==> raven: inputs <==
==> flow/design.v <==
module MUX2x1(input Sel, input [31:0] A, B, output [31:0] O);
    assign O = (Sel)? B:A;
endmodule
module MUX3x1(input [1:0] Sel, input [31:0] A, B, C, output [31:0] O);
    assign O = (Sel[1])? C:(Sel[0]? B:A);
endmodule
module ALU(out_sig, zero, a, b, alu_ct);
  output reg [31:0]out_sig;
  output zero;
  input [31:0]a;
  input [31:0]b;
  input [3:0]alu_ct;
  assign zero = (out_sig==0);
  always @ ( alu_ct, a, b) begin
	case ( alu_ct)
	0: out_sig <= a & b;  
	1: out_sig <= a | b;   
	2: out_sig <= a + b;  
	6: out_sig <= a - b;  
	default: out_sig <= 0;  
	endcase
   end
endmodule
module alu_control( ALUCtl, ALUOp, FuncCode);
   input [1:0] ALUOp;
   input [3:0] FuncCode;
   output reg [3:0]ALUCtl;
   always @ (ALUOp, FuncCode) begin
   if (ALUOp==2'b00)  
     ALUCtl <= 2;  
   else if(ALUOp==2'b01) 
       ALUCtl <= 6;  
   else if (ALUOp==2'b10)
      begin
      case(FuncCode)              
	   0: ALUCtl <= 2;  
	   8: ALUCtl <= 6;  
	   7: ALUCtl <= 0;  
	   6: ALUCtl <= 1;  
	   default: ALUCtl <=15;  
       endcase
      end
   else ALUCtl <=15;
   end
endmodule
module IMM_GEN(sign_ex_imm, inst);
   input [31:0]inst;
   output reg [31:0]sign_ex_imm;
   wire [6:0]opcode;
   assign opcode = inst[6:0]; 
   always @ (inst)
   begin
   case (opcode)
	7'd03: sign_ex_imm <= { {20{inst[31]}}, inst[31:20]}; 
	7'd35: sign_ex_imm  <= { {20{inst[31]}}, inst[31:25], inst[11:7]};  
	7'd99: sign_ex_imm  <= { {19{inst[31]}}, inst[31], inst[7],
                                    inst[30:25], inst[11:8], 1'b0}; 
	default: sign_ex_imm <= 32'b0;
   endcase
   end
endmodule
module REGISTER_FILE( input [4:0] Read_Reg1,
                      input [4:0] Read_Reg2,
                      input [4:0] Write_Reg,
                      input [31:0] Write_Data,
                      input Reset,
                      input Clk,
                      input RegWrite,
                      output [31:0] Read_Data1,
                      output [31:0] Read_Data2
                     );
reg [31:0] R [15:0];
integer ind;
assign Read_Data1 = (Read_Reg1[3:0] == 4'd0) ? 32'b0 : R[Read_Reg1[3:0]];
assign Read_Data2 = (Read_Reg2[3:0] == 4'd0) ? 32'b0 : R[Read_Reg2[3:0]];
always @(posedge Clk)
begin
    if (Reset == 1)
    begin
        for (ind = 0; ind < 16; ind = ind + 1)
            if (ind != 14)
                R[ind] <= 32'b0;
            else
                R[ind] <= 32'h1000;
    end
    else if (RegWrite == 1 && Write_Reg[3:0] != 4'd0)       
        R[Write_Reg[3:0]] <= Write_Data;
end
endmodule
module CONTROL(input [6:0] Opcode, input clk, rst, 
    output reg [1:0] PCSource, ALUOp, ALUSrcB, ALUSrcA,
    output reg PCWriteCond, PCWrite, IorD, MemRead, MemWrite,
        Mem2Reg, IRWrite, RegWrite);
    integer Step;
    always@(posedge clk)
    if(rst) begin 
        {PCSource, ALUOp, ALUSrcB,PCWriteCond, PCWrite, IorD, 
            MemRead, MemWrite, Mem2Reg, IRWrite, ALUSrcA, RegWrite} <= 0;
        Step <= 1;
    end
    else begin
        if (Step == 1)
	    begin
                PCSource <= 0;
                ALUOp <= 0;
                ALUSrcA <= 0;
                ALUSrcB <= 1;
                PCWriteCond <= 0;
                PCWrite <= 1;
                IorD <= 0;
                MemRead <= 1;
                MemWrite <= 0;
                Mem2Reg <= 0;
                IRWrite <= 1;
                RegWrite <= 0;
            end
        else if (Step == 2)
	    begin
                ALUSrcA <= 2;
                ALUSrcB <= 2;
                PCWrite <= 0;
                MemRead <= 0;
                IRWrite <= 0;
            end
        else if (Step == 3)
	    casex(Opcode[6:4])
                3'b0?0: begin
                    ALUSrcA <= 1;
                    ALUSrcB <= 2;
                    ALUOp <= 0;
                end
                3'b011: begin
                    ALUSrcA <= 1;
                    ALUSrcB <= 0;
                    ALUOp <= 2;
                end
                3'b110: begin
                    PCSource <= 1;
                    PCWriteCond <= 1;
                    ALUSrcA <= 1;
                    ALUSrcB <= 0;
                    ALUOp <= 1;
                end
            endcase
        else if (Step == 4)
	    begin
            PCWriteCond <= 0;
	    casex(Opcode[6:4])
                3'b000: begin
                    MemRead <= 1;
                    IorD <= 1;
                end
                3'b010: begin
                    MemWrite <= 1;
                    IorD <= 1;
                end
                3'b011: begin
                    RegWrite <= 1;
                    Mem2Reg <= 0;
                end
            endcase
            end
        else if (Step == 5)
	    begin
            MemWrite <= 0;
            RegWrite <= 0;
	    if(Opcode[6:4] == 3'b000) begin
                RegWrite <= 1;
                Mem2Reg <= 1;
            end
            end
        if (Step == 5) Step <= 1;
        else Step <= Step + 1;
    end
endmodule
module CONNECTED
    (
    input clk, rst,
    input [31:0] mem_rdata,
    output [31:0] mem_addr, mem_wdata,
    output mem_we, mem_re
    );
    wire pc_sel, pc_write_cond, pc_write, I_or_D, mem_read, mem_write,
        mem_to_reg, IR_write, reg_write, alu_zero_out, and_or;
    wire [3:0] alu_ctl;
    wire [31:0] read_data1, read_data2, write_data, imm_out_val, alu_input_A,
        alu_input_B, alu_out_signal, read_mem_data, pc_in, mem_address;
    wire [1:0] pc_src, alu_op, alu_src_B, alu_src_A;
    reg [31:0] pc_out, pc_old, instruction, mem_data_reg, A, B, ALUOut;
    MUX2x1 mux_I_or_D(I_or_D, pc_out, ALUOut, mem_address);
    assign mem_addr = mem_address;
    assign mem_wdata = B;
    assign mem_we = mem_write;
    assign mem_re = mem_read;
    assign read_mem_data = mem_rdata;
    MUX2x1 mux_mem_to_reg(mem_to_reg, ALUOut, mem_data_reg, write_data);
    REGISTER_FILE register_file(instruction[19:15], instruction[24:20], instruction[11:7], write_data, 
        rst, clk , reg_write, read_data1, read_data2);
    IMM_GEN imm_gen(imm_out_val, instruction);
    MUX3x1 mux_alu_input_A(alu_src_A, pc_out, A, pc_old, alu_input_A);
    MUX3x1 mux_alu_input_B(alu_src_B, B, 32'h4, imm_out_val, alu_input_B);
    ALU alu(alu_out_signal, alu_zero_out,alu_input_A, alu_input_B, alu_ctl);
    MUX2x1 muxPCSource(pc_src[0], alu_out_signal, ALUOut, pc_in);
    and(and_or, alu_zero_out, pc_write_cond);
    or(pc_sel, and_or, pc_write);
    CONTROL control(instruction[6:0], clk, rst, pc_src, alu_op, alu_src_B, alu_src_A,
        pc_write_cond, pc_write, I_or_D, mem_read, mem_write,
        mem_to_reg, IR_write, reg_write);
    alu_control aluControl(alu_ctl, alu_op, {instruction[30], instruction[14:12]});
    always@(posedge clk)
    if (rst) begin
        pc_out <= 0;
        pc_old <= 0;
        instruction <= 0;
        mem_data_reg <= 0;
        A <= 0;
        B <= 0;
        ALUOut <= 0;
    end
    else begin
        if(pc_sel) pc_out <= pc_in;
        if(IR_write) begin
            instruction <= read_mem_data;
            pc_old <= pc_out;
        end
        mem_data_reg <= read_mem_data;
        A <= read_data1;
        B <= read_data2;
        ALUOut <= alu_out_signal;
    end
endmodule
==> flow/run.sh <==
#!/bin/bash
# the make line also repeats each setting of config.mk as NAME=value (left out here)
make -C /OpenROAD-flow-scripts/flow DESIGN_CONFIG=/design/flow/config.mk WORK_HOME=/design/flow/orfs CLKGATE_MAP_FILE= finish
==> flow/config.mk <==
export PLATFORM = sky130hd
export DESIGN_NAME = CONNECTED
export DESIGN_NICKNAME = CONNECTED
export VERILOG_FILES = /design/flow/design.v
export SDC_FILE = /design/flow/constraint.sdc
export NUM_CORES = 4
export LEC_CHECK = 0
export ABC_AREA = 1
export CAP_MARGIN = 20
export CORE_MARGIN = 2
export CORE_UTILIZATION = 40
export GPL_ROUTABILITY_DRIVEN = 0
export PLACE_DENSITY = 0.6
export SLEW_MARGIN = 0
==> flow/constraint.sdc <==
create_clock -name core_clock -period 8.0 [get_ports {clk}]
set_input_delay 1.6000 -clock core_clock [delete_from_list [all_inputs] [get_ports {clk}]]
set_output_delay 1.6000 -clock core_clock [all_outputs]
set_load 0.01 [all_outputs]
==> onyx: changes against raven <==
--- a/flow/config.mk
+++ b/flow/config.mk
@@ -6,9 +6,8 @@
 export NUM_CORES = 4
 export LEC_CHECK = 0
-export ABC_AREA = 1
 export CAP_MARGIN = 20
 export CORE_MARGIN = 2
-export CORE_UTILIZATION = 40
-export GPL_ROUTABILITY_DRIVEN = 0
+export CORE_UTILIZATION = 70
+export CTS_CLUSTER_SIZE = 37
 export PLACE_DENSITY = 0.6
-export SLEW_MARGIN = 0
+export SLEW_MARGIN = 20
==> flow/constraint.sdc (replaced) <==
create_clock -name core_clock -period 5.23 [get_ports {clk}]
set_input_delay 1.0460 -clock core_clock [delete_from_list [all_inputs] [get_ports {clk}]]
set_output_delay 1.0460 -clock core_clock [all_outputs]
set_load 0.01 [all_outputs]
==> reports/summary.txt <==
Placed Instances: 6,494
R2R depth: 37
outcome: finished clean
Post-synth area hogs: edfxtp_1 37%, dfxtp_1 13%, o21ai_0 9.8%
The numbers above come from raven.

==> reports/summary.txt <==
outcome: aborted with a tool error
failing step: 5_1_grt
tool error: [ERROR GRT-0232] Routing congestion too high. Check the congestion heatmap in the GUI.
Area after DPL: 44,500 sq um
Post-Synth Simple-Gate Area: 14.3%
Post-synth seq share: 51.1%
Post-synth area hogs: edfxtp_1 38%, mux4_2 18%, dfxtp_1 13%
num ports: 100
Placed Instances: 4,372
The numbers above come from onyx.


* * *

==> inputs of run H <==
// CONNECTED: RTL as listed in full above, without the edits since
clock: 7.18 ns
lec_check: 0
cap_margin: 20
core_margin: 2
core_utilization: 40
place_density: 0.6
slew_margin: 20
run.sh (not shown) runs the stock make flow with config.mk's settings and CLKGATE_MAP_FILE=.
==> inputs of run F, as changes to run H <==
Settings changed: ABC_AREA set to 1, CAP_MARGIN 20 to 25, CELL_PAD_IN_SITES_GLOBAL_PLACEMENT set to 3, CORE_ASPECT_RATIO set to 1.96, CORE_MARGIN 2 to 10, CORE_UTILIZATION 40 to 38, GPL_ROUTABILITY_DRIVEN set to 1, GPL_TIMING_DRIVEN set to 0, HOLD_SLACK_MARGIN set to 0.27, PLACE_DENSITY 0.6 to not set, PLACE_DENSITY_LB_ADDON set to 0.18, SETUP_SLACK_MARGIN set to 0.44, SLEW_MARGIN 20 to 0.
==> flow/constraint.sdc (replaced) <==
create_clock -name core_clock -period 6.99 [get_ports {clk}]
set_input_delay 1.3980 -clock core_clock [delete_from_list [all_inputs] [get_ports {clk}]]
set_output_delay 1.3980 -clock core_clock [all_outputs]
set_load 0.01 [all_outputs]
==> inputs of run R, as changes to run H <==
Settings changed: CORE_UTILIZATION 40 to 70, CTS_CLUSTER_SIZE set to 42.
==> flow/constraint.sdc (replaced) <==
create_clock -name core_clock -period 4.6 [get_ports {clk}]
set_input_delay 0.9200 -clock core_clock [delete_from_list [all_inputs] [get_ports {clk}]]
set_output_delay 0.9200 -clock core_clock [all_outputs]
set_load 0.01 [all_outputs]
==> notes <==
Run F passed the timing, design-rule and antenna checks. Run R stopped in 5_1_grt, error GRT-0232. Run H went through all stages and came out clean. In run F the routed wire length is higher than in run H, by 69%. Sequential share of layout area: run F is lower than run H (2.1 points). In run F the worst setup slack is better than in run H, by 0.23 ns. Between run F and run H, the lower first-iteration DRC count is in run F (gap about 1.9%, measured against run H). Against run H, the via count of run F is larger by 39%. Of run F and run H, run F has the higher cell area (gap about 5%, measured against run H). Of run F and run H, run F has the higher critical path depth (gap 12). Synthesized cell count is the same in run H and run R. Between run F and run H, the lower non-clock buffer count is in run H (gap 357).
